--- design/flow/run.sh ---
#!/bin/bash
# the make line also repeats each setting of config.mk as NAME=value (left out here)
make -C /OpenROAD-flow-scripts/flow DESIGN_CONFIG=/design/flow/config.mk WORK_HOME=/design/flow/orfs CLKGATE_MAP_FILE= finish
--- design/flow/config.mk ---
export PLATFORM = sky130hd
export DESIGN_NAME = axi4_dut
export DESIGN_NICKNAME = axi4_dut
export VERILOG_FILES = /design/flow/design.v
export SDC_FILE = /design/flow/constraint.sdc
export NUM_CORES = 4
export LEC_CHECK = 0
export ABC_AREA = 0
export CAP_MARGIN = 20
export CORE_ASPECT_RATIO = 0.52
export CORE_MARGIN = 2
export CORE_UTILIZATION = 70
export CTS_CLUSTER_SIZE = 37
export GPL_ROUTABILITY_DRIVEN = 0
export GPL_TIMING_DRIVEN = 1
export HOLD_SLACK_MARGIN = -0.07
export MIN_ROUTING_LAYER = met1
export PLACE_DENSITY = 0.71
export SETUP_SLACK_MARGIN = -0.19
export SLEW_MARGIN = 20
export TNS_END_PERCENT = 35
--- design/flow/constraint.sdc ---
create_clock -name core_clock -period 4.68 [get_ports {ACLK}]
set_input_delay 0.9360 -clock core_clock [delete_from_list [all_inputs] [get_ports {ACLK}]]
set_output_delay 0.9360 -clock core_clock [all_outputs]
set_load 0.01 [all_outputs]
--- design/flow/design.v ---
`timescale 1ns/1ps
module axi_fifo #(
    parameter WIDTH     = 32,
    parameter DEPTH     = 16,
    parameter PTR_WIDTH = 4    
)(
    input  logic             clk,
    input  logic             resetn, 
    input  logic             push,
    input  logic [WIDTH-1:0] fifo_wdata,
    input  logic             pop,
    output wire  [WIDTH-1:0] fifo_rdata,
    output wire              fifo_full,
    output wire              fifo_empty
);
logic [WIDTH-1:0]   mem [DEPTH-1:0];
logic [PTR_WIDTH:0] wptr;
logic [PTR_WIDTH:0] rptr;
wire [PTR_WIDTH:0] fill_level;
wire               wrap;
always @(posedge clk) begin
    if (push && (!fifo_full)) begin
        mem[wptr[PTR_WIDTH-1:0]] <= fifo_wdata;
    end
end
always @(posedge clk or negedge resetn) begin
    if (!resetn) begin
        wptr <= {PTR_WIDTH+1{1'b0}};
    end else if (push && (!fifo_full)) begin
        wptr <= wptr + {{(PTR_WIDTH){1'b0}}, 1'b1};
    end
end
always @(posedge clk or negedge resetn) begin
    if (!resetn) begin
        rptr <= {PTR_WIDTH+1{1'b0}};
    end else if (pop && (!fifo_empty)) begin
        rptr <= rptr + {{(PTR_WIDTH){1'b0}}, 1'b1};
    end
end
assign wrap = wptr[PTR_WIDTH] ^ rptr[PTR_WIDTH];
assign fill_level = {wrap, wptr[PTR_WIDTH-1:0]} - {1'b0, rptr[PTR_WIDTH-1:0]};
assign fifo_full = (fill_level == DEPTH);
assign fifo_empty = (fill_level == {PTR_WIDTH+1{1'b0}});
assign fifo_rdata = mem[rptr[PTR_WIDTH-1:0]];
endmodule
`timescale 1ns/1ps
module axi4_dut 
   (
    input wire ACLK,
    input wire ARESETn,
    input wire [4-1:0] MEM_AWID,
    input wire [32-1:0] MEM_AWADDR,
    input wire [8-1:0] MEM_AWLEN,
    input wire [3-1:0] MEM_AWSIZE,
    input wire [2-1:0] MEM_AWBURST,
    input wire [1-1:0] MEM_AWLOCK,
    input wire [4-1:0] MEM_AWCACHE,
    input wire [3-1:0] MEM_AWPROT,
    input wire [4-1:0] MEM_AWQOS,
    input wire MEM_AWVALID,
    output wire MEM_AWREADY,
    input wire [32-1:0] MEM_WDATA,
    input wire [(32/8)-1:0] MEM_WSTRB,
    input wire MEM_WLAST,
    input wire MEM_WVALID,
    output wire MEM_WREADY,
    output wire [4-1:0] MEM_BID,
    output wire [2-1:0] MEM_BRESP,
    output wire MEM_BVALID,
    input wire MEM_BREADY,
    input wire [4-1:0] MEM_ARID,
    input wire [32-1:0] MEM_ARADDR,
    input wire [8-1:0] MEM_ARLEN,
    input wire [3-1:0] MEM_ARSIZE,
    input wire [2-1:0] MEM_ARBURST,
    input wire [1-1:0] MEM_ARLOCK,
    input wire [4-1:0] MEM_ARCACHE,
    input wire [3-1:0] MEM_ARPROT,
    input wire [4-1:0] MEM_ARQOS,
    input wire MEM_ARVALID,
    output wire MEM_ARREADY,
    output wire [4-1:0] MEM_RID,
    output wire [32-1:0] MEM_RDATA,
    output wire [2-1:0] MEM_RRESP,
    output wire MEM_RLAST,
    output wire MEM_RVALID,
    input wire MEM_RREADY
);
reg [32-1:0] reg_bank [0:32-1];
wire	aw_push;
wire	aw_pop;
wire	w_push;
wire	w_pop;
wire	ar_push;
wire	ar_pop;
wire	r_push;
wire	r_pop;
wire	b_push;
wire	b_pop;
wire	aw_fifo_full;
wire	aw_fifo_empty;
wire	w_fifo_full;
wire	w_fifo_empty;
wire	ar_fifo_full;
wire	ar_fifo_empty;
wire	r_fifo_full;
wire	r_fifo_empty;
wire	b_fifo_full;
wire	b_fifo_empty;
wire [(32 + 8 + 3 + 2 + 4 + 3 + 1 + 4 +  4 + 7  )-1:0] aw_fifo_wdata;
wire [(32 + 8 + 3 + 2 + 4 + 3 + 1 + 4 +  4 + 7  )-1:0] aw_fifo_rdata;
wire [( 32 + 8 + 3 + 2 + 4 + 3 +1 +4 +4 + 7 )-1:0] ar_fifo_wdata;
wire [( 32 + 8 + 3 + 2 + 4 + 3 +1 +4 +4 + 7 )-1:0] ar_fifo_rdata;
wire [(1 + (32/8) + 32 )-1:0]  w_fifo_wdata;
wire [(1 + (32/8) + 32 )-1:0]  w_fifo_rdata;
wire [( 32 + 2 + 4 + 2 )-1:0]  r_fifo_rdata;
wire [(2 + 4 )-1:0]  b_fifo_wdata;
wire [(2 + 4 )-1:0]  b_fifo_rdata;
reg [( 32 + 2 + 4 + 2 )-1:0] r_fifo_wdata;
reg [2-1:0] bresp_int;  
axi_fifo #(
    .WIDTH((32 + 8 + 3 + 2 + 4 + 3 + 1 + 4 +  4 + 7  )),
    .DEPTH(16),
    .PTR_WIDTH(4)
) aw_fifo (
    .clk(ACLK),
    .resetn(ARESETn),
    .push(aw_push),
    .fifo_wdata(aw_fifo_wdata),
    .pop(aw_pop),
    .fifo_rdata(aw_fifo_rdata),
    .fifo_full(aw_fifo_full),
    .fifo_empty(aw_fifo_empty)
);
assign aw_push = MEM_AWVALID && MEM_AWREADY && !aw_fifo_full;
assign MEM_AWREADY = !aw_fifo_full;
assign aw_pop = !aw_fifo_empty && !w_fifo_empty && !b_fifo_full;
assign aw_fifo_wdata = {MEM_AWID, MEM_AWADDR, MEM_AWLEN, {{1'b0}, MEM_AWSIZE}, {{2'b00}, MEM_AWBURST}, MEM_AWCACHE, {{1'b0}, MEM_AWPROT}, {{3'b000}, MEM_AWLOCK}, MEM_AWQOS};  
axi_fifo #(
    .WIDTH((1 + (32/8) + 32 )),
    .DEPTH(16),
    .PTR_WIDTH(4)
) w_fifo (
    .clk(ACLK),
    .resetn(ARESETn),
    .push(w_push),
    .fifo_wdata(w_fifo_wdata),
    .pop(w_pop),
    .fifo_rdata(w_fifo_rdata),
    .fifo_full(w_fifo_full),
    .fifo_empty(w_fifo_empty)
);
assign w_push = MEM_WVALID && MEM_WREADY && !w_fifo_full;
assign MEM_WREADY = !w_fifo_full;
assign w_pop = !w_fifo_empty && aw_pop;
assign w_fifo_wdata = {MEM_WLAST, MEM_WSTRB, MEM_WDATA};
axi_fifo #(
    .WIDTH((2 + 4 )),
    .DEPTH(16),
    .PTR_WIDTH(4)
) b_fifo (
    .clk(ACLK),
    .resetn(ARESETn),
    .push(b_push),
    .fifo_wdata(b_fifo_wdata),
    .pop(b_pop),
    .fifo_rdata(b_fifo_rdata),
    .fifo_full(b_fifo_full),
    .fifo_empty(b_fifo_empty)
);
assign b_push = w_pop && !b_fifo_full && aw_pop;
assign b_pop = MEM_BREADY && MEM_BVALID;
assign MEM_BVALID = !b_fifo_empty;
assign MEM_BID = b_fifo_rdata[(2 + 4 )-1:(2 + 4 )-4];
assign MEM_BRESP = b_fifo_rdata[(2 + 4 )-4-1:0];
assign b_fifo_wdata = {aw_fifo_rdata[(32 + 8 + 3 + 2 + 4 + 3 + 1 + 4 +  4 + 7  )-1:(32 + 8 + 3 + 2 + 4 + 3 + 1 + 4 +  4 + 7  )-4], bresp_int};
axi_fifo #(
    .WIDTH(( 32 + 8 + 3 + 2 + 4 + 3 +1 +4 +4 + 7 )),
    .DEPTH(16),
    .PTR_WIDTH(4)
) ar_fifo (
    .clk(ACLK),
    .resetn(ARESETn),
    .push(ar_push),
    .fifo_wdata(ar_fifo_wdata),
    .pop(ar_pop),
    .fifo_rdata(ar_fifo_rdata),
    .fifo_full(ar_fifo_full),
    .fifo_empty(ar_fifo_empty)
);
assign ar_push = MEM_ARVALID && MEM_ARREADY && !ar_fifo_full;  
assign MEM_ARREADY = !ar_fifo_full;
assign ar_pop = !ar_fifo_empty && !r_fifo_full;
assign ar_fifo_wdata = {MEM_ARID, MEM_ARADDR, MEM_ARLEN, {{1'b0}, MEM_ARSIZE}, {{2'b00}, MEM_ARBURST}, MEM_ARCACHE, {{1'b0}, MEM_ARPROT}, {{3'b000}, MEM_ARLOCK}, MEM_ARQOS};
axi_fifo #(
    .WIDTH(( 32 + 2 + 4 + 2 )),
    .DEPTH(16),
    .PTR_WIDTH(4)
) r_fifo (
    .clk(ACLK),
    .resetn(ARESETn),
    .push(r_push),
    .fifo_wdata(r_fifo_wdata),
    .pop(r_pop),
    .fifo_rdata(r_fifo_rdata),
    .fifo_full(r_fifo_full),
    .fifo_empty(r_fifo_empty)
);
assign r_push = ar_pop && !r_fifo_full;
assign r_pop = MEM_RREADY && MEM_RVALID;
assign MEM_RVALID = !r_fifo_empty;
assign MEM_RID = r_fifo_rdata[( 32 + 2 + 4 + 2 )-1:2+2+32];
assign MEM_RDATA = r_fifo_rdata[32-1:0];
assign MEM_RRESP = r_fifo_rdata[2+2+32-1:32];
assign MEM_RLAST = 1'b1;
always @(posedge ACLK or negedge ARESETn) begin
    if (!ARESETn) begin
        integer i;
        for (i = 0; i < 32; i = i + 1) begin
            reg_bank[i] <= {32{1'b0}};
        end
    end else begin
        if (aw_pop && w_pop) begin
            if (aw_fifo_rdata[(32 + 8 + 3 + 2 + 4 + 3 + 1 + 4 +  4 + 7  )-5:32] >= 32'h00000000 && aw_fifo_rdata[(32 + 8 + 3 + 2 + 4 + 3 + 1 + 4 +  4 + 7  )-5:32] <= 32'h0000001F) begin
                reg_bank[aw_fifo_rdata[(32 + 8 + 3 + 2 + 4 + 3 + 1 + 4 +  4 + 7  )-5:32]] <= w_fifo_rdata[32-1:0];
            end
        end
    end
end
always @(*) begin
    bresp_int = 2'b00;
    if (aw_pop && w_pop) begin
        if (aw_fifo_rdata[(32 + 8 + 3 + 2 + 4 + 3 + 1 + 4 +  4 + 7  )-5:32] >= 32'h00000000 && aw_fifo_rdata[(32 + 8 + 3 + 2 + 4 + 3 + 1 + 4 +  4 + 7  )-5:32] <= 32'h0000001F) begin
            bresp_int = 2'b00;  
        end else begin
            bresp_int = 2'b11;  
        end
    end
end
always @(*) begin
    r_fifo_wdata = {( 32 + 2 + 4 + 2 ){1'b0}};
    if (!ARESETn) begin
        r_fifo_wdata = {( 32 + 2 + 4 + 2 ){1'b0}};
    end else begin
        if (ar_pop) begin
            if (ar_fifo_rdata[( 32 + 8 + 3 + 2 + 4 + 3 +1 +4 +4 + 7 )-5:32] >= 32'h00000000 && ar_fifo_rdata[( 32 + 8 + 3 + 2 + 4 + 3 +1 +4 +4 + 7 )-5:32] <= 32'h0000001F) begin
                r_fifo_wdata = {ar_fifo_rdata[( 32 + 8 + 3 + 2 + 4 + 3 +1 +4 +4 + 7 )-1:( 32 + 8 + 3 + 2 + 4 + 3 +1 +4 +4 + 7 )-4], {{2'b00}, 2'b00}, reg_bank[ar_fifo_rdata[( 32 + 8 + 3 + 2 + 4 + 3 +1 +4 +4 + 7 )-5:32]]};
            end else begin
                r_fifo_wdata = {ar_fifo_rdata[( 32 + 8 + 3 + 2 + 4 + 3 +1 +4 +4 + 7 )-1:( 32 + 8 + 3 + 2 + 4 + 3 +1 +4 +4 + 7 )-4], {{2'b00}, 2'b11}, {32{1'b0}}};  
            end
        end
    end
end
endmodule
==> run notes, run 1 <==
Summary of the current implementation state.

- The run finished, with violations left.
- The reasons given for failing layout checks are negative setup slack.
- The number of standard-cell rows in the floorplan is ~120, for reference.
- Of the total power, the clock network draws between 20% and 30%.
- The largest net degree at the start of global routing is ~160, for reference.
- The routed layout reports a DRC error count of 0.
- For reference, XOR and XNOR gates occupy less than 1% of the area reported after synthesis.
- The horizontal die dimension is 610 um, for reference.
- Max-slew check failures listed in the final report amount to 0.
- The slowest stage cell on the critical path is a2111oi_0, for reference.
- The tree is rooted in a clkbuf_16.
- The count of cell types in the netlist is between 90 and 100, for reference.
- Yosys shows that the main logic family after synthesis is multiplexers.
- The final period utilization is 103%, for reference.
- The number of nets in the final layout is just under 8000, for reference.
- Power comes to 98400 uW.
- For reference, the critical path is launched at ar_fifo.rptr[0].
- Looking at the reg2reg group, the worst path starts from ar_fifo.rptr[0].
- For this sky-water flow run, the detailed-routed wirelength per cell is reported as ~36 um.
- The number of levels in the clock H-tree is 5, for reference.
- The final worst-path setup slack is -0.161 ns, for reference.
- After synthesis, the cell types taking the most area are edfxtp_1 53%, dfrtp_1 20%, mux4_2 7.6%.
- The total die size is about 0.2 mm2, for reference.
- The placement report lists the number of port buffers as roughly 160.
- Looking at the cell usage after synthesis, the top flip-flop cell is edfxtp_1.
- In this run, synthesis produced a sequential element count of ~3400.
- The leakage power summed over all cells is 0.0566 uW, for reference.
- The min-delay analysis places its worst path in the category primary input to asynchronous set/reset pin.
- The routed design has approximately 370 mm of wire.
- The total overflow reported by the global router is 0, for reference.
- The critical path maximum fanout is 26.
- The initial antenna violation count is 23.
- For this design the top-level I/O count stands at 216.
- The part of the power in combinational logic is around a third, for reference.
- The layout has slightly below 10000 filler cells.
- The minimum hold slack is between 0.09 and 0.1 ns, for reference.
- The pre-antenna-repair detailed-routing pass consisted of 8 iterations.
- In this run the power density over the cells is 650 mW/mm2.
- When the netlist entered floorplanning its net count stood at around 7400.
- The number of non-filler instances in the completed layout is between 10000 and 15000, for reference.
- The proportion of netlist area held by the largest area contributor is a little over half, for reference.
- The net switching share of the total power is between 30% and 40%, for reference.
- The number of cells in the design after placement is 9807, for reference.
- A synthesized cell averages ~19 um2.
- The sequential cell area fraction in the yosys report is just over 70%, for reference.
- Looking at area per cell type in the netlist, the leader is edfxtp_1.
- The synthesized netlist devotes 4.01% of its cell area to compound gates.
- The worst reg-to-reg setup slack is -0.16 ns, for reference.
- The layout report lists the combined flip-flop and latch area as a little under 0.1 mm2.
- In this design, the stage delay of the slowest critical-path cell is ~0.77 ns.
- The sequential power is around 40000 uW, for reference.
- The final hold violation count recorded for this run is 0.
- The depth of the worst register-to-register path is 10, for reference.
- In the post-synthesis netlist, the cell with the most instances is edfxtp_1.
- The number of violations reported at the end of detailed-routing iteration 0 is ~12000, for reference.
- As reported, the later end of the worst-skew pair has a clock insertion delay of roughly 0.86 ns.
- The area fraction in and, or, nand and nor cells is between 3 and 4%, for reference.
- The detailed-route via count is roughly 76000, for reference.
- The multi-input gate area in the final layout is between 0.03 and 0.04 mm2, for reference.
- The sink count of the clock tree is ~3400, for reference.
- The critical path endpoint has a required time of between 5 and 6 ns.
- In the power breakdown, the biggest contributor is registers.
- Walking the critical path from launch to capture passes 10 cell instances.
- The total track usage is 38.2%, for reference.
- The stage logs contain a warning count of ~120.
- No sink is reached through more buffers than the 4 on the longest clock path.
- The area added between synthesis and finish is 13.2%, for reference.
- The final antenna-violating net count is 0, for reference.
- The number of standard cells reported by yosys is between 7000 and 8000, for reference.
- The wire-length estimate of the detail-placed layout is around 230 mm.
- The clock network power reported by the tool is between 20000 and 25000 uW.
- For this design the total switching power over the nets is ~36000 uW.
- The post-synth tally of flip-flops with integrated enable is ~2300, for reference.
- The final critical delay including setup and external delays is about 4.8 ns, for reference.
- The critical path goes through mux4_2, mux2_2, nand2_1, o22a_1, buf_4, nor3_1, a2111oi_0, buf_4, nand4_1, o221a_2.
- The setup path with the least slack is of type register to register.
- The Yosys warning count is 6, for reference.
- In the routed layout, each cell is associated on average with a via count of approximately 7.3.
- The vertical die dimension reported for this design is ~320 um.
- The transition time recorded at the tightest slew-check pin is ~1.2 ns.
- The area fraction in mux cells is between 15 and 20%, for reference.
- The highest clock rate is 207 MHz, for reference.
- The share of power burned in registers is about two fifths, for reference.
- The worst endpoint data arrival time is between 5 and 6 ns, for reference.
- The combinational power is ~35000 uW, for reference.
- The area of the mapped netlist is 0.134 mm2, for reference.
- TritonCTS built the clock tree.
- The worst-case vdd ir drop is between 600 and 700 uV, for reference.
- According to the Yosys statistics, the synthesized design has a chip area of between 0.1 and 0.15 mm2.
- Before placement the cells fill approximately 71% of the core.
- The via count of the first global-routing pass is about 75000, for reference.
- The first global-routing pass estimated between 500 and 600 mm of wire.
- Per the timing report, the most critical flop-to-flop path finishes at r_fifo.mem[11][21].
- The slew check shows that the tightest pin keeps a relative margin of ~17%.
- In the synthesized netlist, the cells that appear most often are 2336 x edfxtp_1, 1074 x dfrtp_1, 704 x mux2_2, 451 x mux4_2, 349 x mux2_1.
- The registers of the reported paths see a clock transition of roughly 0.070 ns.
- The most common cell type on the critical path is buf_4, for reference.
- The final setup violation count is 47, for reference.
- STA classifies the critical path startpoint as a register.
- The cell-internal power is approximately 62000 uW, for reference.
- Across the routed clock network, the largest skew measured is around 0.054 ns.
- The buffers plus inverters on the worst setup path is 2, for reference.
- The run reported a max-capacitance violation count of 0.
- The instance count of the mapped netlist is ~7200, for reference.
- The final core area utilization is between 70% and 80%, for reference.
- Per the synth stats, the proportion of register bits with asynchronous set or reset is between 30% and 40%.
- The capturing element of the worst setup path is r_fifo.mem[11][21], for reference.
- Of the total synthesized cell area, the portion taken by full adders, half adders and majority gates is 0.421%.
- TritonCTS created about 290 clock buffers.
- The number of setup buffers added after CTS is 0.
- STA classifies the critical path endpoint as a register.
- The region available for standard cell placement spans around 0.19 mm2.
- The cell family with the largest share of critical-path delay is AND-OR/OR-AND gates, for reference.
-- cell type report --
cell class                      count  share of cell area (%)
Sequential cell                  3410                    64.2
Multi-Input combinational cell   3288                    23.7
Clock buffer                      411                    5.42
Timing Repair Buffer              560                    3.97
Tap cell                         2515                    2.08
Clock inverter                     96                   0.565
Inverter                           34                  0.0852
Antenna cell                       18                  0.0298
-- metal layers --
metal	track usage, %	share of wire [%]	vias up
met4	8.11	2.1	28
li1	-	-	29800
met5	0.929	0.13	-
met2	50.8	41	5740
met1	60.9	41	39700
met3	14.4	16	675
-- per-stage QoR --
step                setup WS [ns]  cell area [um2]  setup TNS (ns)
CTS                        -0.142           151000           -1.59
floorplan                  -0.710           134000         -515.35
detailed placement       -0.00669           142000          -0.103
global route               -0.171           151000          -14.33
finish                     -0.161           151000           -3.12
global placement          -0.0302           142000          -0.480
-- what timing repair did --
item,4_1_cts,5_1_grt
pin swaps,0,0
cloned,0,0
hold buffers,0,0
gates resized,2,6
endpoints found under the setup margin,1,61
==> run 2, diff against run 1 <==
ABC_AREA = unset   (was 0)
CORE_ASPECT_RATIO = unset   (was 0.52)
CORE_UTILIZATION = 72   (was 70)
CTS_CLUSTER_DIAMETER = 28   (was unset)
CTS_CLUSTER_SIZE = 80   (was 37)
GPL_ROUTABILITY_DRIVEN = unset   (was 0)
GPL_TIMING_DRIVEN = unset   (was 1)
HOLD_SLACK_MARGIN = unset   (was -0.07)
MIN_ROUTING_LAYER = unset   (was met1)
PLACE_DENSITY = unset   (was 0.71)
PLACE_DENSITY_LB_ADDON = 0.26   (was unset)
SETUP_SLACK_MARGIN = 0.84   (was -0.19)
TNS_END_PERCENT = unset   (was 35)
clock period = 4.25 ns   (was 4.68 ns; I/O delays follow)
==> run notes, run 2 <==
Notes on the physical implementation.

- Yosys mapped the design onto roughly 92 distinct sky130hd cell types.
- The initialized floorplan defines ~160 standard-cell rows.
- The area fraction in and, or, nand and nor cells is 3.75%, for reference.
- The initial standard-cell utilization of the core is between 70% and 80%, for reference.
- The number of input and output port buffers inserted is 159, for reference.
- The number of cells in the design after placement is about 10000, for reference.
- The synthesis report lists the most area-consuming cells as edfxtp_1 53%, dfrtp_1 20%, mux4_2 7.6%.
- The Yosys warning count is 6, for reference.
- The synthesized netlist devotes 0.421% of its cell area to adder and majority cells.
- The main flop type is edfxtp_1, for reference.
- Summing the sequential cell areas from Yosys gives between 70% and 80% of the chip area.
- Yosys reported that registers with async set or reset make up 31.5%.
- The synth_stat.txt file lists the number of cells as about 7200.
- Counting flops with a built-in enable in the synthesized netlist gives around 2300.
- Yosys reported a register bit count of ~3400.
- The floorplan report gives the top-level pin count as 216.
- After synthesis, the share of cell area in mux cells is between 15 and 20%.
- The first error in the log reads "[ERROR DPL-0033] detailed placement checks failed during check placement".
- The final weighted congestion recorded by global placement is ~0.93.
- The step where the flow halted is clock tree synthesis, for reference.
- The per-instance average area after synthesis is roughly 19 um2, for reference.
- Of the post-synthesis cell area, the dominant cell type holds between 50% and 60%.
- The most common cell in the synthesized netlist is edfxtp_1, for reference.
- In this run the vertical extent of the chip is around 430 um.
- The number of nets at floorplan is roughly 7400, for reference.
- The floorplan step set the die width to 435 um.
- The area of the core is approximately 0.18 mm2, for reference.
- The instance count of the mapped netlist is around 7200, for reference.
- The area of the mapped netlist is between 0.1 and 0.15 mm2, for reference.
- The total die size is 0.189 mm2, for reference.
- The synthesis run shows the most used standard cells to be 2336 x edfxtp_1, 1074 x dfrtp_1, 704 x mux2_2, 451 x mux4_2, 349 x mux2_1.
- The cell-mix breakdown from Yosys lists the XOR/XNOR area share as less than 1%.
- The flow did not finish.
- The synthesized chip area reported by yosys is 0.134 mm2, for reference.
- edfxtp_1 takes more of the synthesized area than any other cell.
- The cell-mix breakdown from Yosys lists the compound-gate area share as roughly 4.0%.
- For this run the detailed placement stage logged an HPWL of approximately 210 mm.
- The biggest combinational cell group after synthesis is multiplexers, for reference.
==> run 2: through the flow <==
step	worst slack [ns]	power (uW)	util, %	area [um2]	hold slack (ns)
floorplan	0.566	64600	-	135000	0.456
detailed placement	-0.286	81000	77.3	143000	0.473
global placement	-0.225	79200	77.3	143000	0.465
==> run 3, diff against run 2 <==
CTS_CLUSTER_DIAMETER = unset   (was 28)
CTS_CLUSTER_SIZE = unset   (was 80)
PLACE_DENSITY_LB_ADDON = unset   (was 0.26)
SETUP_SLACK_MARGIN = -0.22   (was 0.84)
clock period = 3.8 ns   (was 4.25 ns; I/O delays follow)
==> run notes, run 3 <==
Summary of the current implementation state.

- The flow reports that combinational logic draws 39.5% of the design power.
- The depth of the worst register-to-register path is 13, for reference.
- The buffer type at the clock tree root is clkbuf_16, for reference.
- Clock tree synthesis inserted a total of about 340 buffers.
- The capturing element of the worst setup path is r_fifo.mem[13][21], for reference.
- The number of input and output port buffers inserted is around 160, for reference.
- Per the OpenROAD floorplan log, the area of the core is 0.185 mm2.
- The timing report attributes the biggest portion of critical-path delay to AND-OR/OR-AND gates.
- The via count of the first global-routing pass is 83400.
- The instance count of the mapped netlist is a little over 7000, for reference.
- For this design, Yosys synthesis ends with a cell count of 7214.
- The biggest combinational cell group after synthesis is multiplexers, for reference.
- The worst endpoint data arrival time is 5.26 ns, for reference.
- The total die size is 0.189 mm2, for reference.
- Sequential cells consume a total of a little under 50000 uW.
- Warnings reported by Yosys during synthesis add up to 6.
- The number of logged tool warnings is ~120, for reference.
- For this design the static power due to leakage is 0.0606 uW.
- The sequential cell area fraction in the yosys report is between 70 and 80%, for reference.
- Excluding fillers, the count of instances in the completed layout stands at around 11000.
- Total power normalized to cell area comes to between 800 and 900 mW/mm2.
- Setup violations remaining at the end of the flow were counted as between 2000 and 3000.
- The final antenna-violating net count is 0, for reference.
- The netlist uses 92 different library cells.
- Per the synthesis report, the AND-OR/OR-AND share of the synthesized area is under 10%.
- Switching power as a fraction of the total was reported as 36.9%.
- The first detailed-routing pass took 8 iterations.
- Using the TritonRoute via totals, the vias-per-cell ratio works out to 7.66.
- The wire length recorded after detailed routing is roughly 430 mm.
- Of the total synthesized cell area, the portion taken by AND, OR, NAND and NOR gates is between 3 and 4%.
- Once iteration 0 of detailed routing completed, the report listed approximately 14000 DRC markers.
- The average instance in the mapped netlist occupies 18.5 um2.
- Multiplexer cells account for between 10% and 20% of the synthesized area.
- The area added between synthesis and finish is 19.4%, for reference.
- The final worst-path setup slack is -0.644 ns, for reference.
- Per report_power, the Clock row totals about 33000 uW.
- Post-synth the commonest register cell is edfxtp_1.
- Across all layers, the routed design uses 82600 vias.
- The worst setup skew after layout is ~0.057 ns, for reference.
- The type of element capturing the critical path is a register, for reference.
- The aggregate negative setup slack is -651.99 ns, for reference.
- 216 I/O pins were placed.
- The worst-skew pair later-pin latency is around 1 ns, for reference.
- Walking the critical path from launch to capture passes 13 cell instances.
- The total overflow left after global routing is 0.
- By area the synthesized netlist is led by edfxtp_1 53%, dfrtp_1 20%, mux4_2 7.6%.
- In this run the power spent charging and discharging nets is about 50000 uW.
- The number of nets in the final layout is 8260, for reference.
- On the worst path, the slowest cell contributes a delay of 0.61 ns.
- The number of nets at floorplan is roughly 7400, for reference.
- In this run the horizontal extent of the chip is around 430 um.
- The worst register-to-register path ends at r_fifo.mem[13][21].
- The type of the worst setup path is register to register, for reference.
- The number of cells in the design after placement is 10100, for reference.
- Endpoints failing hold in the final report were tallied at 0.
- Summing the areas of all fa, ha and maj instances in the mapped netlist gives less than 1% of the synthesized area.
- The number of filler cells placed in the layout is ~7200, for reference.
- The number of buffers and inverters on the critical path is 6.
- The number of register bits inferred by synthesis is 3410, for reference.
- The worst path in the final design needs a cycle of 4.44 ns, including I/O delays and setup.
- The leading area contributor after synthesis is edfxtp_1, for reference.
- The initial antenna violation count was 22.
- The area of the mapped netlist is 0.134 mm2, for reference.
- The sink count of the clock tree is 3410, for reference.
- The share of the core area taken by cells at floorplan is 72.3%.
- After layout, the worst path uses 117% of the clock period.
- TritonCTS built the clock tree.
- The highest-power group is combinational cells, for reference.
- The share of power burned in registers is 36.1%, for reference.
- Entering global routing, the biggest net connects about 190 pins.
- The run finished, with violations left.
- The design draws 137000 uW.
- According to the floorplan log, the row count is approximately 160.
- The proportion of netlist area held by the largest area contributor is a little over half, for reference.
- The path type of the worst min-delay path is primary input to asynchronous set/reset pin, for reference.
- The transition time recorded at the tightest slew-check pin is ~1.2 ns.
- edfxtp_1 is the most common cell in the netlist.
- The number of levels in the clock H-tree is 5, for reference.
- Per the timing report, the biggest fanout along the worst path comes to 16.
- After synthesis, the most frequently instantiated cells are 2336 x edfxtp_1, 1074 x dfrtp_1, 704 x mux2_2, 451 x mux4_2, 349 x mux2_1.
- For this sky-water flow run, the detailed-routed wirelength per cell is reported as 40.0 um.
- The xor/xnor cell area share of the yosys netlist is less than 1%, for reference.
- The layout checks failed on negative setup slack.
- The highest clock rate this design can be run at is 225 MHz.
- For this run, design rule violations remaining after detail routing come to 0.
- The synthesized chip area reported by yosys is about 0.13 mm2, for reference.
- The total of max-cap violations is 0, for reference.
- The share of synthesized registers carrying an async set or reset is 31.5%, for reference.
- The share of total power in the clock network is 24.4%, for reference.
- The worst-case vdd ir drop is ~790 uV, for reference.
- The cell sequence reported for the critical path is buf_12, buf_12, clkbuf_16, or4_1, o31ai_4, a31oi_2, a2111oi_2, o32a_4, and3_4, bufbuf_16, buf_4, o221a_4, buf_12.
- Global routing used between 40 and 50% of the available tracks.
- Setup slack on the worst reg-to-reg path comes out at -0.64 ns.
- After its last routability iteration, the placer logged a weighted congestion of about 0.93.
- The die height is ~430 um, for reference.
- The OpenROAD report gives the critical path a required time of 4.62 ns.
- The global-route wire length before repair is around 600 mm, for reference.
- STA lists the startpoint of the worst register-to-register path as ar_fifo.rptr[0].
- Measured against its own limit, the worst slew margin works out to between 20% and 30%.
- The sum of net half-perimeters after detailed placement is approximately 220 mm, for reference.
- The number of max-slew violations in the final report is 0, for reference.
- The kind of start point of the critical path is a register, for reference.
- Counting stages on the worst path, the most repeated cell is buf_12.
- The clock-pin slew on the worst setup and hold paths is roughly 0.070 ns, for reference.
- The final core area utilization is ~86%, for reference.
- The origin of the worst setup path is ar_fifo.rptr[0], for reference.
- The flow reports power dissipated in combinational cells as around 54000 uW.
- The cell-internal power is 86200 uW, for reference.
- Across all hold checks on the routed design, the worst slack comes to around 0.41 ns.
- In this run, synthesis inferred approximately 2300 flip-flops with an integrated enable.
- The slowest stage cell on the critical path is or4_1, for reference.
- The longest clock path from root to sink contains 4 buffers.
- Setup repair after global routing could not meet its margin everywhere.
run 3: through the flow:
stage | area, um2 | setup WS, ns
2_1_floorplan | 134000 | -0.569
6_report | 159000 | -0.644
3_5_place_dp | 146000 | -0.775
4_1_cts | 158000 | -0.325
3_3_place_gp | 146000 | -0.654
5_1_grt | 159000 | -0.494
run 3: per-layer routing:
layer / vias to the layer above / wire length [um] / global-route usage, %
met3: 1942 / 53700 / 10.0
met1: 42200 / 140000 / 57.5
met4: 24 / 31900 / 23.7
li1: 30800 / - / -
met5: - / 153 / 0.0252
met2: 7659 / 206000 / 70.8
run 3: timing repair:
action,in CTS,in global routing
hold buffers,1,0
setup buffers,82,50
gates cloned,13,8
pin swaps,30,34
hold endpoints to repair,43,0
resized,321,156
endpoints found under the setup margin,611,1632
run 3: final cells by class:
type	instances	area, um2	area share, %
sequential	3410	97100	60.9
clock buffer	463	9440	5.92
multi-input combinational	3294	37100	23.3
timing repair buffer	971	11500	7.21
antenna	9	22.5	0.0141
inverter	34	130	0.0816
clock inverter	124	1130	0.711
tap	2480	3100	1.95
==> run 4, diff against run 3 <==
CAP_MARGIN = 15   (was 20)
CTS_CLUSTER_DIAMETER = 400   (was unset)
CTS_CLUSTER_SIZE = 29   (was unset)
PLACE_DENSITY = 0.6   (was unset)
SETUP_SLACK_MARGIN = -0.2   (was -0.22)
clock period = 3.93 ns   (was 3.8 ns; I/O delays follow)
==> run notes, run 4 <==
Summary of the current implementation state.

- The flow ran to the end, but the layout failed its checks.
- The checks that failed were negative setup slack.
- For this run, the chip area from Yosys synthesis comes to approximately 0.13 mm2.
- In this run the static leakage power is around 0.056 uW.
- The area fraction in and, or, nand and nor cells is under 10%, for reference.
- On the critical path the largest part of the delay comes from AND-OR/OR-AND gates.
- Sequential cells were found to cover slightly above 70% of the synthesized design area.
- The clock network consumes a total of 17400 uW.
- The worst-case vdd ir drop is slightly above 1000 uV, for reference.
- The path length in cells of the critical path is 13, for reference.
- Once layout is done, the placed cells without fillers occupy about 0.15 mm2.
- The number of logged tool warnings is about 120, for reference.
- Buffers placed on the I/O ports in this run total roughly 160.
- After detailed routing, the total wire length is around 360 mm.
- Summed over all nets, the half-perimeter wirelength after detailed placement is about 210 mm.
- The data required time reported for the critical path is 4.64 ns.
- The maximum fanout along the worst path is 34, for reference.
- The via count of the first global-routing pass was approximately 76000.
- The depth of the worst register-to-register path is 13, for reference.
- The multi-input gate area in the final layout is between 0.03 and 0.04 mm2, for reference.
- The start point of the worst min-delay path is reg_bank[3][11], for reference.
- The number of standard-cell rows in the floorplan is 158, for reference.
- The longest clock path from root to sink contains 3 buffers.
- The number of violations reported at the end of detailed-routing iteration 0 is 10500, for reference.
- For this run, the number of Yosys warnings is 6.
- The fraction of the mapped netlist area in adder cells is less than 1%, for reference.
- The path type of the worst min-delay path is register to register, for reference.
- The synthesized design contains around 2300 enable-type register cells.
- Per STA, the worst path is made up of buf_4, buf_12, nor4_2, a22oi_1, a2111oi_0, a31oi_1, a2111oi_1, o32a_2, and3_1, buf_12, buf_4, o221a_2, buf_12.
- Among all cell types in the netlist, the one instantiated most often is edfxtp_1.
- The worst setup path is launched from a register.
- Tracing the worst setup path back leads to its startpoint at ar_fifo.rptr[0].
- In the power breakdown, the internal column shows approximately 70000 uW.
- The area of all sequential standard cells is roughly 0.097 mm2, for reference.
- The final critical delay including setup and external delays is about 4.1 ns, for reference.
- The routability congestion estimate from global placement is about 0.9, for reference.
- After detailed routing, the number of remaining DRC violations is 0.
- TritonCTS created ~140 clock buffers.
- The endpoint of the most critical register-to-register path is r_fifo.mem[5][7], for reference.
- Synthesis instantiated about 92 different standard cells from the library.
- The final setup violation count is ~630, for reference.
- The wire length on met1 is 131 mm, for reference.
- In the final routed layout, each cell accounts on average for 34.9 um.
- Summed over all sequential cells, the power is between 40000 and 50000 uW.
- Summed over its instances, the top area cell type makes up a little over half of the synthesized netlist area.
- The number of non-filler instances in the completed layout is 10200, for reference.
- The script logs the ratio of routed vias to standard cells as around 7.3.
- The most common cell type on the critical path is buf_12, for reference.
- The die height is about 430 um, for reference.
- In the hold timing report, the worst path depth is 1.
- Yosys reports that the most numerous cell types are 2336 x edfxtp_1, 1074 x dfrtp_1, 704 x mux2_2, 451 x mux4_2, 349 x mux2_1.
- The final period utilization is 105%, for reference.
- The final worst-path setup slack is -0.195 ns, for reference.
- On the worst path, the slowest cell contributes a delay of approximately 0.57 ns.
- The area of the mapped netlist is 0.134 mm2, for reference.
- The biggest combinational cell group after synthesis is multiplexers, for reference.
- Per the CTS log, the maximum H-tree level is 4.
- The final power report lists total power as ~110000 uW.
- The total of max-cap violations is 0, for reference.
- Per the detail_route report, the via count comes to between 70000 and 80000.
- The TritonCTS clock tree is yes, for reference.
- The area fraction in mux cells is 17.2%, for reference.
- The final antenna-violating net count is 0, for reference.
- The area fraction in compound gates after synthesis is approximately 4%, for reference.
- Summed over all nets, wire length on met2 after detailed routing comes to ~180 mm.
- Per report_power, the Combinational row totals 44900 uW.
- The number of nets in the synthesized netlist is roughly 7400.
- The end point of the worst hold path is reg_bank[3][11], for reference.
- In this run, the combinational gates consume 41.1% of the power.
- The highest clock rate is between 200 and 250 MHz, for reference.
- The worst setup path is captured at a register.
- Data arrives at the worst endpoint at around 4.8 ns.
- The total placed instance area is around 0.15 mm2, for reference.
- From synthesis to final layout, the design area changed by 12.0%.
- The top layer used by detailed routing is met5, for reference.
- The type of the worst setup path is register to register, for reference.
- The instance count of the mapped netlist is ~7200, for reference.
- Clock-pin slew was measured on the worst setup and hold paths at around 0.11 ns.
- The reg-to-reg startpoint is ar_fifo.rptr[0], for reference.
- The initial antenna violation count was 11.
- The worst setup skew after layout is around 0.05 ns, for reference.
- Setup repair after global routing could not meet its margin everywhere.
- The first global-routing pass estimated 521 mm of wire.
- The buffer type at the clock tree root is clkbuf_16, for reference.
- The xor/xnor cell area share of the yosys netlist is 0.341%, for reference.
- Ranked by total cell area, the synthesized netlist is headed by edfxtp_1 53%, dfrtp_1 20%, mux4_2 7.6%.
- The total overflow left after global routing is 0.
- The number of standard cells reported by yosys is 7214, for reference.
- In the global route stage, overall resource usage came out at between 30% and 40%.
- Before placement the cells fill just over 70% of the core.
- The number of filler cells placed in the layout is approximately 9000, for reference.
- The areal power density over the cells is approximately 730 mW/mm2, for reference.
- Looking at the group totals, the largest power group turns out to be registers.
- The CTS log lists the clock sinks for this run as roughly 3400.
- After floorplanning, the core was sized to cover between 0.15 and 0.2 mm2.
- The script reports the combined buffer and inverter count of the critical path as 5.
- The slowest stage cell on the critical path is dfrtp_4, for reference.
- The share of total power in the clock network is between 10% and 20%, for reference.
- The total die size is roughly 0.19 mm2, for reference.
- The net switching power in the latest report is a little over 40000 uW.
- The length of routed met3 wiring is roughly 33 mm, for reference.
- The timing report gives the worst reg2reg path a setup slack of -0.20 ns.
- The number of nets in the final layout is a little under 8000, for reference.
- Max-slew check failures listed in the final report amount to 0.
- Before antenna repair, the detailed router went through 8 iterations.
- The share of total power dissipated in sequential elements is a little over two fifths.
- The later pin in the worst-skew pair is clocked with a latency of approximately 0.89 ns.
- After detailed placement, the design holds a cell count of around 10000.
- In the synthesized netlist the async set-or-reset flop fraction comes to a little under a third.
- The number of register bits inferred by synthesis is 3410, for reference.
- The number of placed I/O pins is between 200 and 250, for reference.
- The capture point of the critical path was reported as r_fifo.mem[5][7].
- The horizontal die dimension is around 430 um, for reference.
- The net switching share of the total power is between 30% and 40%, for reference.
- Entering global routing, the biggest net connects around 170 pins.
- A synthesized cell averages 18.5 um2.
- The relative slew slack is 27.6%, for reference.
- The final-report hold violation count is 0, for reference.
- The largest total area in the synthesized netlist belongs to edfxtp_1.
- The main flop type is edfxtp_1, for reference.
- At the pin with the least slew margin, the transition time is 1.08 ns.
## run 4: what timing repair did
item	in CTS	in global routing
endpoints found under the hold margin	50	0
pin swaps	1	7
gates resized	79	67
cloned	4	1
endpoints found under the setup margin	553	454
buffers inserted	14	10
hold buffers	1	0
## run 4: final cells by class
| cell class | instances | share of cell area (%) |
|---|---|---|
| flip-flops and latches | 3410 | 64.8 |
| multi-input cells | 3288 | 24.1 |
| repair buffers | 798 | 6.26 |
| clock buffers | 210 | 2.53 |
| well taps | 2480 | 2.07 |
| inverters | 34 | 0.0919 |
| clock inverters | 9 | 0.0777 |
| diodes | 5 | 0.00836 |
## run 4: metal layers
metal / global-route usage (%) / up-vias
met3: 6.18 / 923
met5: 0 / -
met4: 15.5 / 10
met1: 53.1 / 39300
met2: 61.8 / 4701
li1: - / 29700
## run 4: per-stage QoR
stage | hold slack (ns) | setup slack [ns] | utilization, % | setup TNS [ns]
final | 0.494 | -0.195 | 81.0 | -53.52
after global routing | 0.506 | -0.234 | 81.0 | -154.97
after CTS | 0.497 | -0.246 | 80.8 | -83.72
after detailed placement | 0.473 | -0.670 | 78.5 | -276.36
after global placement | 0.465 | -0.373 | 78.5 | -54.18
after floorplan | 0.456 | -0.615 | - | -418.65
==> run 5, diff against run 4 <==
CAP_MARGIN = 20   (was 15)
CELL_PAD_IN_SITES_DETAIL_PLACEMENT = 1   (was unset)
CORE_MARGIN = 9   (was 2)
CORE_UTILIZATION = 40   (was 72)
CTS_CLUSTER_DIAMETER = unset   (was 400)
CTS_CLUSTER_SIZE = 82   (was 29)
GPL_ROUTABILITY_DRIVEN = 1   (was unset)
MAX_ROUTING_LAYER = met4   (was unset)
MIN_ROUTING_LAYER = met2   (was unset)
PLACE_DENSITY = unset   (was 0.6)
PLACE_DENSITY_LB_ADDON = 0.16   (was unset)
SETUP_SLACK_MARGIN = 1.39   (was -0.2)
clock period = 5.86 ns   (was 3.93 ns; I/O delays follow)
==> run notes, run 5 <==
Summary of the current implementation state.

- The most utilized layer in the global route result is met3, for reference.
- The net switching share of the total power is 37.3%, for reference.
- The area fraction in and, or, nand and nor cells is around 3.8%, for reference.
- The worst reg-to-reg setup slack is roughly 1.2 ns, for reference.
- For this run, global-route usage on met2 was measured as between 30% and 40%.
- According to the Yosys statistics, the synthesized design has a chip area of around 0.13 mm2.
- The arrival time of data at the worst endpoint is listed as 3.47 ns.
- For reference, the most critical setup path is categorized as register to output pin.
- The initial standard-cell utilization of the core is slightly above 40%, for reference.
- The via count of the first global-routing pass was between 100k and 150k.
- The slowest stage cell on the critical path is mux4_2, for reference.
- Per the OpenROAD floorplan log, the width of the die is 596 um.
- The number of buffers between clock root and the deepest sink is 4, for reference.
- The areal power density over the cells is around 540 mW/mm2, for reference.
- The area added between synthesis and finish is 18.2%, for reference.
- The global-route wire length before repair is around 560 mm, for reference.
- The TritonCTS clock tree is yes, for reference.
- The sequential power is about 32000 uW, for reference.
- The area of all sequential standard cells is 0.0971 mm2, for reference.
- The Yosys warning count is 6, for reference.
- The via-per-instance ratio is approximately 7.6, for reference.
- On met1, the global router reports a usage of 0%.
- The switching component of the power is approximately 32000 uW, for reference.
- The area fraction in mux cells is roughly 17%, for reference.
- STA classifies the critical path startpoint as a register.
- The endpoint of the most critical register-to-register path is r_fifo.mem[7][22], for reference.
- The total die size is between 0.3 and 0.4 mm2, for reference.
- The number of placed I/O pins is ~220, for reference.
- The finished cells cover approximately 0.16 mm2.
- Per the post-route antenna check, the number of violating nets is 0.
- The number of filler cells placed in the layout is 30300, for reference.
- For this run the top cell type by instance count after synthesis was edfxtp_1.
- Walking the worst path, the cells encountered are clkbuf_16, clkbuf_16, mux4_2, mux4_2, clkdlybuf4s50_1.
- The run finished with no timing, DRC or antenna violations.
- The path type of the worst min-delay path is primary input to asynchronous set/reset pin, for reference.
- The measured slew at the worst slew-check pin is approximately 1.2 ns, for reference.
- Yosys mapped the design onto just over 90 distinct sky130hd cell types.
- Counting instances in the post-synthesis netlist gives the leading cell types as 2336 x edfxtp_1, 1074 x dfrtp_1, 704 x mux2_2, 451 x mux4_2, 349 x mux2_1.
- The combinational power is approximately 30000 uW, for reference.
- The clock reaches the later pin of the worst-skew pair after 1.01 ns.
- The number of levels in the clock H-tree is 5, for reference.
- The post-synth count of flops with an enable pin is roughly 2300.
- The total track usage is 33.1%, for reference.
- The per-instance average area after synthesis is 18.5 um2, for reference.
- Yosys reported a register bit count of 3410.
- Per the synthesis report, the adder-cell share of the synthesized area is less than 1%.
- The leakage power summed over all cells is around 0.059 uW, for reference.
- The path length in cells of the critical path is 5, for reference.
- Max-cap violations in this run came to 0.
- The highest clock rate is about 220 MHz, for reference.
- The final routed DRC violation total is 0, for reference.
- The die height is ~600 um, for reference.
- The share of total power in the clock network is 27.4%, for reference.
- The number of max-slew violations in the final report is 0, for reference.
- The proportion of netlist area held by the largest area contributor is a little over half, for reference.
- Entering global routing, the biggest net connects roughly 160 pins.
- The net count after synthesis is around 7400.
- The buffers plus inverters on the worst setup path is 3, for reference.
- Of the total synthesized cell area, the portion taken by XOR and XNOR cells is 0.341%.
- The origin of the worst setup path is r_fifo.rptr[0], for reference.
- The number of input and output port buffers inserted is roughly 160, for reference.
- The number of cells in the design after placement is 11600, for reference.
- The report lists the number of standard-cell rows as about 210.
- The aggregate negative setup slack is 0 ns, for reference.
- The main area contributors are edfxtp_1 53%, dfrtp_1 20%, mux4_2 7.6%.
- The clock network consumes a total of between 20000 and 25000 uW.
- The number of logged tool warnings is about 120, for reference.
- Counting cells, the worst reg-to-reg path comes to 15.
- Routing resource usage on met3 recorded by global route was 41.3%.
- The initial antenna violation count is 0, for reference.
- The share of power burned in registers is between 30% and 40%, for reference.
- STA classifies the critical path endpoint as an output pin.
- Leaving out buffers and inverters, the combinational logic in the layout accounts for between 0.03 and 0.04 mm2.
- The buffer type at the clock tree root is clkbuf_16, for reference.
- The kind of cell with the highest combined delay along the critical path is multiplexers.
- The iteration count of the initial detailed-routing pass is 10, for reference.
- For reference, the critical path is captured by MEM_RDATA[28].
- The analysis reports a worst IR drop on VDD of 524 uV.
- Counting every instance in the synthesized netlist gives between 7000 and 8000.
- The sum of net half-perimeters after detailed placement is about 220 mm, for reference.
- For reference, the top logic cell family by area is multiplexers.
- The clock-pin slew on the worst setup and hold paths is ~0.06 ns, for reference.
- The placement summary gives the final routability congestion estimate as roughly 0.9.
- Summed over all layers, the routed wires come to slightly below 400 mm.
- The final critical delay including setup and external delays is roughly 4.6 ns, for reference.
- The area fraction in compound gates after synthesis is 4.01%, for reference.
- The number of buffers inserted during clock tree synthesis is about 370, for reference.
- The startpoint identified for the worst register-to-register timing path is ar_fifo.rptr[0].
- The OpenROAD report gives the critical path a required time of 4.69 ns.
- The sequential cell area fraction in the yosys report is just over 70%, for reference.
- The final period utilization is ~79%, for reference.
- The detailed-route via count is between 90000 and 100k, for reference.
- The power report attributes to the combinational group a share of between 30% and 40%.
- Clock tree synthesis found a total of 3410 sinks.
- The final timing report lists clock skew as between 0.07 and 0.08 ns.
- Summed over all layers, the global routing overflow is 0.
- The number of violations reported at the end of detailed-routing iteration 0 is 15800, for reference.
- The relative slew slack is 22.9%, for reference.
- The group that draws the most power in this run is registers.
- Max fanout on the critical path was recorded as 10.
- The main flop type is edfxtp_1, for reference.
- Setup repair after global routing could not meet its margin everywhere.
- Internal power comes to about 54000 uW.
- The area of the core is approximately 0.33 mm2, for reference.
- After detailed routing, the average wire length per cell comes to between 30 and 40 um.
- The final setup violation count is 0, for reference.
- The leading area contributor after synthesis is edfxtp_1, for reference.
- The share of synthesized registers carrying an async set or reset is 31.5%, for reference.
- The final-report hold violation count is 0, for reference.
- The total placed instance area is 0.143 mm2, for reference.
- The highest cell delay on the worst timing path is ~0.52 ns, for reference.
- The area of the mapped netlist is about 0.13 mm2, for reference.
- Leaving out filler cells and counting taps, the final layout contains 12400.
- For this design, Yosys synthesis ends with a cell count of roughly 7200.
- The number of nets in the final layout is roughly 7900, for reference.
run 5: repair_timing:
action,CTS,global route
pin swaps,8,26
hold buffers,0,0
setup buffers,32,95
resized,106,167
setup endpoints to repair,2058,1972
gates cloned,7,11
run 5: cell type report:
| class | count | area share (%) |
|---|---|---|
| Multi-Input combinational cell | 3291 | 23.0 |
| Antenna cell | 52 | 0.0824 |
| Tap cell | 4366 | 3.46 |
| Clock inverter | 177 | 1.14 |
| Timing Repair Buffer | 621 | 4.29 |
| Clock buffer | 494 | 6.44 |
| Sequential cell | 3410 | 61.5 |
| Inverter | 34 | 0.0998 |
run 5: metal layers:
metal / vias to the layer above / wire length, um
met5: - / 0
met4: 0 / 32700
met3: 2762 / 161000
met2: 29300 / 201000
met1: 32000 / 0
li1: 29900 / -
run 5: per-stage QoR:
step	hold slack, ns	utilization [%]	power (uW)	worst slack [ns]
2_1_floorplan	0.456	-	46200	0.803
3_3_place_gp	0.466	43.2	58000	0.565
3_5_place_dp	0.473	43.2	58800	0.546
4_1_cts	0.135	47.1	82800	1.16
5_1_grt	0.172	47.6	88100	1.15
6_report	0.170	47.7	85500	1.22
==> run 6, diff against run 5 <==
CELL_PAD_IN_SITES_DETAIL_PLACEMENT = unset   (was 1)
CORE_MARGIN = 2   (was 9)
CTS_CLUSTER_SIZE = unset   (was 82)
GPL_ROUTABILITY_DRIVEN = unset   (was 1)
MAX_ROUTING_LAYER = unset   (was met4)
MIN_ROUTING_LAYER = unset   (was met2)
PLACE_DENSITY = 0.6   (was unset)
PLACE_DENSITY_LB_ADDON = unset   (was 0.16)
SETUP_SLACK_MARGIN = 0.54   (was 1.39)
clock period = 6.84 ns   (was 5.86 ns; I/O delays follow)
==> run notes, run 6 <==
Summary of the current implementation state.

- The finished layout holds roughly 12000 standard cells, fillers aside.
- The clock network power is about 19000 uW, for reference.
- In the power breakdown, the internal column shows between 40000 and 50000 uW.
- The highest-power group is registers, for reference.
- The endpoint of the most critical register-to-register path is r_fifo.mem[3][3], for reference.
- The total die size is 0.339 mm2, for reference.
- TritonCTS built the clock tree.
- Looking at the max-slew report, the worst-margin pin has a slew of 1.16 ns.
- The sequential power is approximately 27000 uW, for reference.
- The routability congestion estimate from global placement is 0.833, for reference.
- Post-CTS timing repair inserted 0 buffers for setup.
- In the synthesized netlist, the cells that appear most often are 2336 x edfxtp_1, 1074 x dfrtp_1, 704 x mux2_2, 451 x mux4_2, 349 x mux2_1.
- The post-synth tally of flip-flops with integrated enable is about 2300, for reference.
- The fraction of the mapped netlist area in adder cells is less than 1%, for reference.
- The design draws around 67000 uW.
- The sequential cell area fraction in the yosys report is 72.6%, for reference.
- The aggregate negative setup slack is 0 ns, for reference.
- The final period utilization is between 80% and 90%, for reference.
- The total of max-cap violations is 0, for reference.
- The critical path data required time is 5.47 ns, for reference.
- The area fraction in and, or, nand and nor cells is 3.75%, for reference.
- The area added between synthesis and finish is 14.8%, for reference.
- The main area contributors are edfxtp_1 53%, dfrtp_1 20%, mux4_2 7.6%.
- The initial antenna violation count is 34, for reference.
- The flow reports power dissipated in combinational cells as 21700 uW.
- The worst-case vdd ir drop is ~480 uV, for reference.
- Warnings raised by the tools during the run amount to roughly 110.
- Once the floorplan was initialized, standard cells occupied about two fifths of the core.
- The xor/xnor cell area share of the yosys netlist is less than 1%, for reference.
- The global-route wire length before repair is 511 mm, for reference.
- The analysis attributes to cell leakage a power of 0.0565 uW.
- The final routed DRC violation total is 0, for reference.
- Setup repair after global routing left no endpoint under its margin.
- The first TritonRoute pass finished after 8 iterations.
- The biggest area contributor in the post-synthesis netlist is edfxtp_1.
- Logic depth along the worst register-to-register path is recorded as 9.
- Combinational logic burns 32.2% of the power.
- The worst setup skew after layout is slightly below 0.05 ns, for reference.
- The sink count of the clock tree is 3410, for reference.
- Hold is met by between 0.3 and 0.4 ns.
- The type of element capturing the critical path is an output pin, for reference.
- The total track usage is approximately 21%, for reference.
- Checking hold timing, the worst path is listed with class primary input to asynchronous set/reset pin.
- The area of the core is approximately 0.33 mm2, for reference.
- Gates resized during post-CTS repair numbered 0.
- The synthesized chip area reported by yosys is roughly 0.13 mm2, for reference.
- The clock H-tree reported by CTS has 5 levels.
- The final layout contains routed wiring with a total length of about 350 mm.
- The post-CTS hold buffer count recorded in the log is 0.
- The final layout report lists a filler cell count of ~28000.
- The die height is 582 um, for reference.
- After detailed routing, the number of vias per cell comes to between 5 and 6.
- The timing report attributes the biggest portion of critical-path delay to buffers and inverters.
- The number of input and output port buffers inserted is 159, for reference.
- The final setup violation count is 0, for reference.
- The worst endpoint data arrival time is between 4 and 5 ns, for reference.
- The buffer type at the clock tree root is clkbuf_16, for reference.
- The instance count of the mapped netlist is between 7000 and 8000, for reference.
- The highest clock rate this design can be run at is between 150 and 200 MHz.
- The origin of the worst setup path is ar_fifo.rptr[2], for reference.
- The share of total power in the clock network is a little over a quarter, for reference.
- The routed design could run at a clock period as short as between 5 and 6 ns.
- The number of register bits inferred by synthesis is 3410, for reference.
- As reported, the later end of the worst-skew pair has a clock insertion delay of 0.93 ns.
- The signal on the critical path passes through buf_4, clkinv_1, ha_1, nor3_1, a21bo_2, a22oi_1, nor2_1, nand2_1, clkdlybuf4s50_1.
- The number of violations reported at the end of detailed-routing iteration 0 is 6971, for reference.
- The count of cell types in the netlist is about 92, for reference.
- The number of placed I/O pins is 216, for reference.
- The type of the worst setup path is register to output pin, for reference.
- The largest net degree at the start of global routing is 181, for reference.
- The area fraction of the largest cell type after synthesis is 52.5%.
- The share of power burned in registers is roughly two fifths, for reference.
- Summing all multiplexer cells gives an area fraction of between 10% and 20%.
- Note, the detailed placer reported a final HPWL of a little over 200 mm.
- The via count of the first global-routing pass is approximately 73000, for reference.
- The worst-case reg-to-reg setup slack stands at 1.22 ns.
- The detailed-route via count is 71000, for reference.
- The per-instance average area after synthesis is about 19 um2, for reference.
- Per STA, the endpoint of the critical path is MEM_ARREADY.
- Power spread over the standard cell area amounts to between 400 and 500 mW/mm2.
- The biggest combinational cell group after synthesis is multiplexers, for reference.
- Per the Yosys statistics, synthesis produced approximately 7200 cells.
- The number of standard-cell rows in the floorplan is approximately 210, for reference.
- The clock-pin slew on the worst setup and hold paths is 0.06 ns, for reference.
- Net switching is ~36% of the power.
- The number of cells in the design after placement is approximately 12000, for reference.
- The final worst-path setup slack is around 1 ns, for reference.
- The number of nets at floorplan is between 7000 and 8000, for reference.
- Hold-check failures listed in the final report amount to 0.
- The total overflow reported by the global router is 0, for reference.
- The reg-to-reg startpoint is ar_fifo.rptr[0], for reference.
- Headroom to the max-slew limit came out at between 20% and 30%.
- Post-synth the commonest register cell is edfxtp_1.
- The share of synthesized registers carrying an async set or reset is 31.5%, for reference.
- The path length in cells of the critical path is 9, for reference.
- The highest cell delay on the worst timing path is about 0.84 ns, for reference.
- The buffers plus inverters on the worst setup path is 3, for reference.
- The slowest stage cell on the critical path is dfrtp_1, for reference.
- For this run the top cell type by instance count after synthesis was edfxtp_1.
- The number of nets in the final layout is approximately 7700, for reference.
- STA classifies the critical path startpoint as a register.
- The area of the mapped netlist is around 0.13 mm2, for reference.
- The switching component of the power is approximately 24000 uW, for reference.
- The run finished with no timing, DRC or antenna violations.
- The final antenna-violating net count is 0, for reference.
- The Yosys warning count is 6, for reference.
- The worst slack at placement is between 1 and 1.5 ns, for reference.
- The detail-routed net length per standard cell is about 29 um, for reference.
- Counting pins that exceed their max-slew limit in the final report gives 0.
- The area fraction in compound gates after synthesis is under 10%, for reference.
- The horizontal die dimension is just under 600 um, for reference.
- In this run, CTS created clock tree buffers numbering ~350.
- Looking at the clock tree report, the maximum root-to-sink buffer count equals 4.
- The maximum fanout along the worst path is 19, for reference.
==> run 6: per-layer routing <==
metal  track usage (%)  routed length [um]  vias to the layer above
met4              6.73               11700                       40
met2              33.5              169000                     2457
li1                  -                   -                    29700
met1              28.0              149000                    38100
met3              3.38               23100                      697
met5                 0                 238                        -
==> run 6: layout make-up <==
type | count | area (um2) | share of cell area (%)
Inverter | 34 | 129 | 0.0840
Timing Repair Buffer | 414 | 3910 | 2.55
Multi-Input combinational cell | 3288 | 35700 | 23.3
Clock buffer | 462 | 9590 | 6.25
Antenna cell | 9 | 22.5 | 0.0147
Clock inverter | 164 | 1470 | 0.956
Tap cell | 4387 | 5490 | 3.58
Sequential cell | 3410 | 97000 | 63.3
==> run 6: stage by stage <==
| stage | instance area [um2] | utilization [%] |
|---|---|---|
| 2_1_floorplan | 134000 | - |
| 3_3_place_gp | 142000 | 42.6 |
| 3_5_place_dp | 142000 | 42.7 |
| 4_1_cts | 153000 | 46.0 |
| 5_1_grt | 153000 | 46.1 |
| 6_report | 153000 | 46.1 |
==> run 7, diff against run 6 <==
CORE_UTILIZATION = 72   (was 40)
CTS_CLUSTER_DIAMETER = 28   (was unset)
CTS_CLUSTER_SIZE = 15   (was unset)
MAX_ROUTING_LAYER = met4   (was unset)
PLACE_DENSITY = 0.35   (was 0.6)
SETUP_SLACK_MARGIN = 1.08   (was 0.54)
clock period = 4.25 ns   (was 6.84 ns; I/O delays follow)
==> run notes, run 7 <==
Notes on the physical implementation.

- The run stopped with a tool error.
- The step where the flow halted is clock tree synthesis, for reference.
- The tool reported: "[ERROR DPL-0033] detailed placement checks failed during check placement".
- Of the total synthesized cell area, the portion taken by full adders, half adders and majority gates is less than 1%.
- A synthesized cell averages 18.5 um2.
- The commonest cells after synthesis are 2336 x edfxtp_1, 1074 x dfrtp_1, 704 x mux2_2, 451 x mux4_2, 349 x mux2_1.
- The total die size is 0.189 mm2, for reference.
- Of the combinational cells, the family taking the most area is multiplexers.
- For reference, the placement row count at floorplan is 158.
- The number of input and output port buffers inserted is between 150 and 200, for reference.
- When the netlist entered floorplanning its net count stood at 7425.
- The sum of net half-perimeters after detailed placement is 203 mm, for reference.
- The share of synthesized registers carrying an async set or reset is a little under a third, for reference.
- The initial standard-cell utilization of the core is roughly 72%, for reference.
- The synthesized chip area reported by yosys is between 0.1 and 0.15 mm2, for reference.
- The count of cell types in the netlist is slightly above 90, for reference.
- Yosys reports that the leading cell type by area covers 52.5% of the netlist area.
- The most common cell in the synthesized netlist is edfxtp_1, for reference.
- The xor/xnor cell area share of the yosys netlist is 0.341%, for reference.
- The leading area contributor after synthesis is edfxtp_1, for reference.
- According to the floorplan report, the placeable core area is approximately 0.18 mm2.
- The number of register bits inferred by synthesis is 3410, for reference.
- The horizontal die dimension is 435 um, for reference.
- The warning tally printed by Yosys for this design is 6.
- The area fraction in mux cells is between 10% and 20%, for reference.
- Per the Yosys statistics, synthesis produced ~7000 cells.
- Of the total synthesized cell area, the portion taken by AND, OR, NAND and NOR gates is under 10%.
- The area of the mapped netlist is approximately 0.13 mm2, for reference.
- In this run, the synthesized area fraction spent on AND-OR/OR-AND gates is recorded as under 10%.
- The worst slack at placement is -0.219 ns, for reference.
- The sequential cell area fraction in the yosys report is 72.6%, for reference.
- The congestion estimate from routability-driven global placement came to approximately 0.9.
- The post-synth tally of flip-flops with integrated enable is 2336, for reference.
- The die height is approximately 430 um, for reference.
- The main flop type is edfxtp_1, for reference.
- For reference, the top cells by area after synthesis are edfxtp_1 53%, dfrtp_1 20%, mux4_2 7.6%.
- Including well taps, the total number of placed cells is 9811.
- The number of placed I/O pins is 216, for reference.
- After detailed placement, the total cell area comes to approximately 0.14 mm2.
- The instance count of the mapped netlist is roughly 7200, for reference.
-- run 7: through the flow --
step	total power, uW	utilization (%)
2_1_floorplan	64600	-
3_5_place_dp	81600	77.6
3_3_place_gp	80400	77.6
==> run 8, diff against run 7 <==
ABC_AREA = 1   (was unset)
CTS_CLUSTER_DIAMETER = unset   (was 28)
CTS_CLUSTER_SIZE = 13   (was 15)
MAX_ROUTING_LAYER = unset   (was met4)
PLACE_DENSITY = unset   (was 0.35)
PLACE_DENSITY_LB_ADDON = 0.14   (was unset)
SETUP_SLACK_MARGIN = -0.25   (was 1.08)
clock period = 3.8 ns   (was 4.25 ns; I/O delays follow)
==> run notes, run 8 <==
Summary of the current implementation state.

- The script parses the final routing iteration and logs DRC violations as 0.
- The final setup violation count is 1050, for reference.
- The Yosys step of the flow raised 6 warnings.
- The number of non-filler instances in the completed layout is roughly 16000, for reference.
- The main area contributors are edfxtp_1 49%, dfrtp_1 19%, nand2_1 8.4%.
- The reg-to-reg startpoint is ar_fifo.rptr[0], for reference.
- The worst reg-to-reg setup slack is -0.33 ns, for reference.
- The total track usage is 43.7%, for reference.
- The share of synthesized registers carrying an async set or reset is 31.5%, for reference.
- The die height is around 450 um, for reference.
- In this run the tightest slew margin relative to its limit is between 20 and 30%.
- Before any placement, the netlist area is recorded as around 0.14 mm2.
- For this block, the via count after detailed routing is approximately 110k.
- Setup repair after global routing could not meet its margin everywhere.
- The worst slack at placement is -0.190 ns, for reference.
- The sequential cell area fraction in the yosys report is about 68%, for reference.
- After layout, the setup clock skew is reported as between 0.07 and 0.08 ns.
- The most common cell type on the critical path is nand2_1, for reference.
- In the Yosys report the total cell count is around 13000.
- Buffers placed on the I/O ports in this run total between 150 and 200.
- The number of logged tool warnings is approximately 130, for reference.
- The sequential power is around 45000 uW, for reference.
- The measured slew at the worst slew-check pin is around 1.1 ns, for reference.
- TritonCTS built the clock tree.
- Per the TritonCTS log, the buffer count is between 300 and 400.
- The total die size is slightly above 0.2 mm2, for reference.
- The number of levels in the clock H-tree is 5, for reference.
- According to the Yosys statistics, the synthesized design has a chip area of between 0.1 and 0.15 mm2.
- Measured along the x axis, the die boundary spans 450 um.
- The fraction of the mapped netlist area in adder cells is less than 1%, for reference.
- The global-route wire length before repair is slightly below 700 mm, for reference.
- When the netlist entered floorplanning its net count stood at 13600.
- The type of the worst setup path is register to register, for reference.
- The share of power burned in registers is 32.5%, for reference.
- For this run, the share of the core covered by cells in the final layout is 83.3%.
- The flow reports that the clock network draws between 20 and 25% of the design power.
- The depth of the worst register-to-register path is 25, for reference.
- Across the VDD grid, the largest voltage drop is 1260 uV.
- The path type of the worst min-delay path is primary input to asynchronous set/reset pin, for reference.
- The origin of the worst setup path is ar_fifo.rptr[0], for reference.
- For this design the ratio of total power to cell area is about 850 mW/mm2.
- The internal power of the cells totals 78600 uW.
- The net count of the finished layout is between 10000 and 15000.
- The most common cell in the synthesized netlist is nand2_1, for reference.
- The number of violations reported at the end of detailed-routing iteration 0 is 19500, for reference.
- The clock reaches the later pin of the worst-skew pair after roughly 1.0 ns.
- The number of filler cells placed in the layout is 10300, for reference.
- In this build the clock could be raised as far as about 240 MHz.
- The run finished, with violations left.
- The post-synth tally of flip-flops with integrated enable is 2336, for reference.
- In this run the remaining antenna-violating nets after routing total 0.
- edfxtp_1 takes more of the synthesized area than any other cell.
- Yosys reports that the leading cell type by area covers roughly half of the netlist area.
- The cell-mix breakdown from Yosys lists the XOR/XNOR area share as less than 1%.
- The path length in cells of the critical path is 25, for reference.
- After layout, the worst path uses 109% of the clock period.
- The total overflow reported by the global router is 0, for reference.
- The region available for standard cell placement spans roughly 0.2 mm2.
- After detailed routing, the number of vias per cell comes to between 6 and 7.
- The number of max-slew violations in the final report is 0, for reference.
- The slowest stage cell on the critical path is dfrtp_4, for reference.
- Synthesis produced roughly 13000 cells.
- Looking at the clock tree report, the maximum root-to-sink buffer count equals 4.
- The sum of net half-perimeters after detailed placement is about 250 mm, for reference.
- The clock-pin slew on the worst setup and hold paths is approximately 0.060 ns, for reference.
- The leakage power summed over all cells is 0.0679 uW, for reference.
- The cell family with the largest share of critical-path delay is simple AND/OR/NAND/NOR gates, for reference.
- For reference, simple AND, OR, NAND and NOR cells occupy approximately 22% of the area reported after synthesis.
- The number of register bits inferred by synthesis is around 3400, for reference.
- The buffer type at the clock tree root is clkbuf_16, for reference.
- The power report puts the net switching power at 61300 uW.
- In this run the layout check failures are negative setup slack.
- The clock network power is 32500 uW, for reference.
- For reference, the mux area share after synthesis is less than 1%.
- In this run the layout overhead on the synthesized area is reported as 14.7%.
- The maximum fanout along the worst path is 21, for reference.
- The critical path contains buffers and inverters numbering 10 combined.
- The main flop type is edfxtp_1, for reference.
- The average instance in the mapped netlist occupies roughly 11 um2.
- The initial standard-cell utilization of the core is 72.6%, for reference.
- The count of cell types in the netlist is about 50, for reference.
- The part of the power in combinational logic is between 40% and 50%, for reference.
- The critical path in the final layout is reported with a setup slack of -0.333 ns.
- The via count of the first global-routing pass is 112000, for reference.
- For this run, the slowest stage of the critical path takes 0.50 ns.
- The worst setup path is captured at a register.
- The combinational power is 62000 uW, for reference.
- The total wirelength of the detailed-routed design is around 450 mm, for reference.
- The final critical delay including setup and external delays is just over 4 ns, for reference.
- The worst endpoint data arrival time is about 4.8 ns, for reference.
- The detail-routed net length per standard cell is 27.3 um, for reference.
- Of the total power, the share spent switching nets is a little over two fifths.
- The number of placed I/O pins is ~220, for reference.
- The synthesis run shows the most used standard cells to be 3226 x nand2_1, 2336 x edfxtp_1, 1460 x nand4_1, 1406 x nor2_1, 1074 x dfrtp_1.
- Setup total negative slack on the finished layout was measured at -129.12 ns.
- The capturing element of the worst setup path is r_fifo.mem[6][30], for reference.
- For reference, the final report shows the hold violation count at 0.
- The critical path data required time is ~4.4 ns, for reference.
- The kind of start point of the critical path is a register, for reference.
- The area fraction in compound gates after synthesis is 5.40%, for reference.
- The largest net degree at the start of global routing is 178, for reference.
- The biggest combinational cell group after synthesis is simple AND/OR/NAND/NOR gates, for reference.
-- run 8: cell type report --
type / count / area [um2] / share of cell area [%]
flip-flops and latches: 3410 / 97100 / 59.0
multi-input cells: 8553 / 41800 / 25.4
repair buffers: 941 / 10700 / 6.52
clock buffers: 482 / 9710 / 5.90
well taps: 2640 / 3300 / 2.01
inverters: 277 / 1150 / 0.701
clock inverters: 100 / 737 / 0.448
repair inverters: 14 / 141 / 0.0859
diodes: 7 / 17.5 / 0.0106
-- run 8: repair_timing --
item,4_1_cts,5_1_grt
endpoints found under the setup margin,328,521
hold endpoints to repair,2,0
gates cloned,9,13
gates resized,55,88
pin swaps,5,8
setup buffers,14,18
hold buffers,1,0
-- run 8: layer usage --
metal | up-vias | GRT usage (%) | wire (um)
li1 | 47900 | - | -
met3 | 1962 | 10.2 | 58500
met4 | 26 | 26.7 | 31900
met2 | 9430 | 67.6 | 208000
met5 | - | 0 | 178
met1 | 55100 | 56.8 | 151000
-- run 8: through the flow --
stage / total power (uW) / hold WS (ns) / cell area [um2]
after floorplan: 75400 / 0.442 / 144000
after global placement: 101000 / 0.453 / 153000
after detailed placement: 103000 / 0.458 / 153000
after CTS: 136000 / 0.238 / 164000
after global routing: 143000 / 0.269 / 165000
final: 140000 / 0.286 / 165000
Power figures rest on the tool's default switching activity, not on a simulated workload.
